## apollo_top
module apollo_top(
	input clk,
   input rst_n,
	input rs232_rx,	 
	output rs232_tx,	 
	input[7:0] in_ad_data,
	output out_ad_clk,
	output Sftclk,
	output Lchclk,
	output SDout,
	output test1,
	output test2
    );
Size in the first run: ~1400 flip-flops.
==> flow/config.mk <==
export PLATFORM = sky130hd
export DESIGN_NAME = apollo_top
export DESIGN_NICKNAME = apollo_top
export VERILOG_FILES = /design/flow/design.v
export SDC_FILE = /design/flow/constraint.sdc
export NUM_CORES = 4
export LEC_CHECK = 0
export ABC_AREA = 0
export CAP_MARGIN = 20
export CELL_PAD_IN_SITES_DETAIL_PLACEMENT = 1
export CORE_ASPECT_RATIO = 0.53
export CORE_MARGIN = 2
export CORE_UTILIZATION = 35
export GPL_ROUTABILITY_DRIVEN = 1
export MAX_ROUTING_LAYER = met4
export MIN_ROUTING_LAYER = met1
export PLACE_DENSITY_LB_ADDON = 0.26
export SLEW_MARGIN = 20
==> flow/constraint.sdc <==
create_clock -name core_clock -period 11.0 [get_ports {clk}]
set_input_delay 2.2000 -clock core_clock [delete_from_list [all_inputs] [get_ports {clk}]]
set_output_delay 2.2000 -clock core_clock [all_outputs]
set_load 0.01 [all_outputs]
run.sh (not shown) runs the stock make flow with config.mk's settings and CLKGATE_MAP_FILE=.
The baseline passed the timing, DRC and antenna checks.
==> next run, changes <==
==> flow/config.mk (replaced) <==
export PLATFORM = sky130hd
export DESIGN_NAME = apollo_top
export DESIGN_NICKNAME = apollo_top
export VERILOG_FILES = /design/flow/design.v
export SDC_FILE = /design/flow/constraint.sdc
export NUM_CORES = 4
export LEC_CHECK = 0
export CAP_MARGIN = 20
export CORE_MARGIN = 2
export CORE_UTILIZATION = 65
export SETUP_SLACK_MARGIN = 3.87
export SLEW_MARGIN = 20
==> flow/constraint.sdc (replaced) <==
create_clock -name core_clock -period 14.1 [get_ports {clk}]
set_input_delay 2.8200 -clock core_clock [delete_from_list [all_inputs] [get_ports {clk}]]
set_output_delay 2.8200 -clock core_clock [all_outputs]
set_load 0.01 [all_outputs]
Effect:
- final cell count decreases by about 15%
- clock power decreases by 20%
- power decreases by 21%
- final area decreases by 1.6%
- clock skew decreases by 8.3 ps
- global-route usage increases by 7.1 points

========
apollo_top again, from the RTL that the note above started with.
clock: 17.9 ns
lec_check: 0
abc_area: 1
cap_margin: 20
core_margin: 2
core_utilization: 72
cts_cluster_size: 74
place_density_lb_addon: 0.29
slew_margin: 40
The starting point completed with no timing, DRC or antenna violations.
Rerun with:
Settings changed: ABC_AREA 1 to unset, CORE_UTILIZATION 72 to 68, CTS_CLUSTER_SIZE 74 to unset, PLACE_DENSITY_LB_ADDON 0.29 to unset, SLEW_MARGIN 40 to 20.
Clock period 17.9 ns to 7.86 ns, I/O delays scaled along.
The new run completed with no timing, DRC or antenna violations.
Synthesized area came out lower by 2.0%.
Wire length shrinks by 24%.
Synthesized cell count came out lower by 35%.
Non-clock buffer count came out lower by 8.
Via count goes down by 27%.
Register-to-register slack degrades by 10 ns.
Worst hold slack improved by 0.0056 ns.
Rerun with:
Settings changed: CORE_UTILIZATION 68 to 67, PLACE_DENSITY set to 0.6.
Clock period 7.86 ns to 7.88 ns, I/O delays scaled along.
The changed run went through all stages and came out clean.
Core utilization decreases by 0.32 points.
Final area grows by 0.36%.
Hold slack degrades by 0.0078 ns.
Power increases by 0.59%.
Clock-buffer cell count shrinks by 1.
Global-route usage hardly moves.
Wire length is higher by 1.3%.
Die size rose by 1.5%.

========
Starting RTL as in the previous note.
Settings: LEC_CHECK=0, ABC_AREA=1, CAP_MARGIN=10, CELL_PAD_IN_SITES_GLOBAL_PLACEMENT=3, CORE_ASPECT_RATIO=1.49, CORE_MARGIN=2, CORE_UTILIZATION=57, GPL_TIMING_DRIVEN=1, MAX_ROUTING_LAYER=met4, MIN_ROUTING_LAYER=met2, PLACE_DENSITY_LB_ADDON=0.12, SETUP_SLACK_MARGIN=-0.13, SLEW_MARGIN=40, TNS_END_PERCENT=60; clock period 20.0 ns.
The starting point stopped in global placement without I/O (FLW-0024).
==> next run, changes <==
==> flow/config.mk (replaced) <==
export PLATFORM = sky130hd
export DESIGN_NAME = apollo_top
export DESIGN_NICKNAME = apollo_top
export VERILOG_FILES = /design/flow/design.v
export SDC_FILE = /design/flow/constraint.sdc
export NUM_CORES = 4
export LEC_CHECK = 0
export CAP_MARGIN = 20
export CORE_MARGIN = 2
export CORE_UTILIZATION = 40
export PLACE_DENSITY = 0.6
export SLEW_MARGIN = 20
=> With this change the flow finished clean; synthesized area is lower slightly; synthesized cell count came out lower by a quarter to a third; die size is higher by well over a third.
==> next run, changes <==
--- a/flow/config.mk
+++ b/flow/config.mk
@@ -6,7 +6,15 @@
 export NUM_CORES = 4
 export LEC_CHECK = 0
+export ABC_AREA = 0
 export CAP_MARGIN = 20
-export CORE_MARGIN = 2
-export CORE_UTILIZATION = 40
-export PLACE_DENSITY = 0.6
-export SLEW_MARGIN = 20
+export CELL_PAD_IN_SITES_DETAIL_PLACEMENT = 2
+export CELL_PAD_IN_SITES_GLOBAL_PLACEMENT = 3
+export CORE_MARGIN = 5
+export CORE_UTILIZATION = 52
+export CTS_CLUSTER_SIZE = 50
+export GPL_TIMING_DRIVEN = 0
+export HOLD_SLACK_MARGIN = 0.27
+export MIN_ROUTING_LAYER = met2
+export PLACE_DENSITY_LB_ADDON = 0.25
+export SETUP_SLACK_MARGIN = 2.37
+export SLEW_MARGIN = 30
After rerunning:
- power rose by a few percent
- clock-buffer cell count is higher by 21
- wire length increases by well over a third
- final area rises slightly
- final cell count is lower by a few percent
- core utilization goes up by 14 points
==> next run, changes <==
==> flow/config.mk (replaced) <==
export PLATFORM = sky130hd
export DESIGN_NAME = apollo_top
export DESIGN_NICKNAME = apollo_top
export VERILOG_FILES = /design/flow/design.v
export SDC_FILE = /design/flow/constraint.sdc
export NUM_CORES = 4
export LEC_CHECK = 0
export ABC_AREA = 1
export CAP_MARGIN = 20
export CELL_PAD_IN_SITES_DETAIL_PLACEMENT = 2
export CORE_MARGIN = 2
export CORE_UTILIZATION = 52
export CTS_CLUSTER_SIZE = 72
export GPL_TIMING_DRIVEN = 0
export HOLD_SLACK_MARGIN = 0.27
export PLACE_DENSITY = 0.6
export SLEW_MARGIN = 20
=> The changed run stopped in detailed placement with DPL-0033; synthesized cell count increases by 54%; die size goes down by 1.6%; area after synthesis rises by 2.0%.
==> next run, changes <==
==> flow/config.mk (replaced) <==
export PLATFORM = sky130hd
export DESIGN_NAME = apollo_top
export DESIGN_NICKNAME = apollo_top
export VERILOG_FILES = /design/flow/design.v
export SDC_FILE = /design/flow/constraint.sdc
export NUM_CORES = 4
export LEC_CHECK = 0
export CAP_MARGIN = 20
export CELL_PAD_IN_SITES_GLOBAL_PLACEMENT = 3
export CORE_MARGIN = 2
export CORE_UTILIZATION = 40
export GPL_TIMING_DRIVEN = 0
export SETUP_SLACK_MARGIN = -0.13
export SLEW_MARGIN = 20
After rerunning: The changed run ran to the end with no violations; area after synthesis goes down by 2.0%; die area goes up by 27%; synthesized cell count shrinks by 35%.
==> next run, changes <==
==> flow/config.mk (replaced) <==
export PLATFORM = sky130hd
export DESIGN_NAME = apollo_top
export DESIGN_NICKNAME = apollo_top
export VERILOG_FILES = /design/flow/design.v
export SDC_FILE = /design/flow/constraint.sdc
export NUM_CORES = 4
export LEC_CHECK = 0
export ABC_AREA = 1
export CAP_MARGIN = 20
export CELL_PAD_IN_SITES_DETAIL_PLACEMENT = 2
export CORE_MARGIN = 5
export CORE_UTILIZATION = 52
export CTS_CLUSTER_SIZE = 50
export GPL_TIMING_DRIVEN = 0
export HOLD_SLACK_MARGIN = 0.27
export MIN_ROUTING_LAYER = met2
export PLACE_DENSITY_LB_ADDON = 0.25
export SETUP_SLACK_MARGIN = 2.37
export SLEW_MARGIN = 20
Result: Now the flow died in detailed placement with DPL-0033. Die size drops by 18%. Area after synthesis increases by 2.0%. Synthesized cell count rises by 54%.
No activity file was given, so power comes from the tool's default toggle rates.
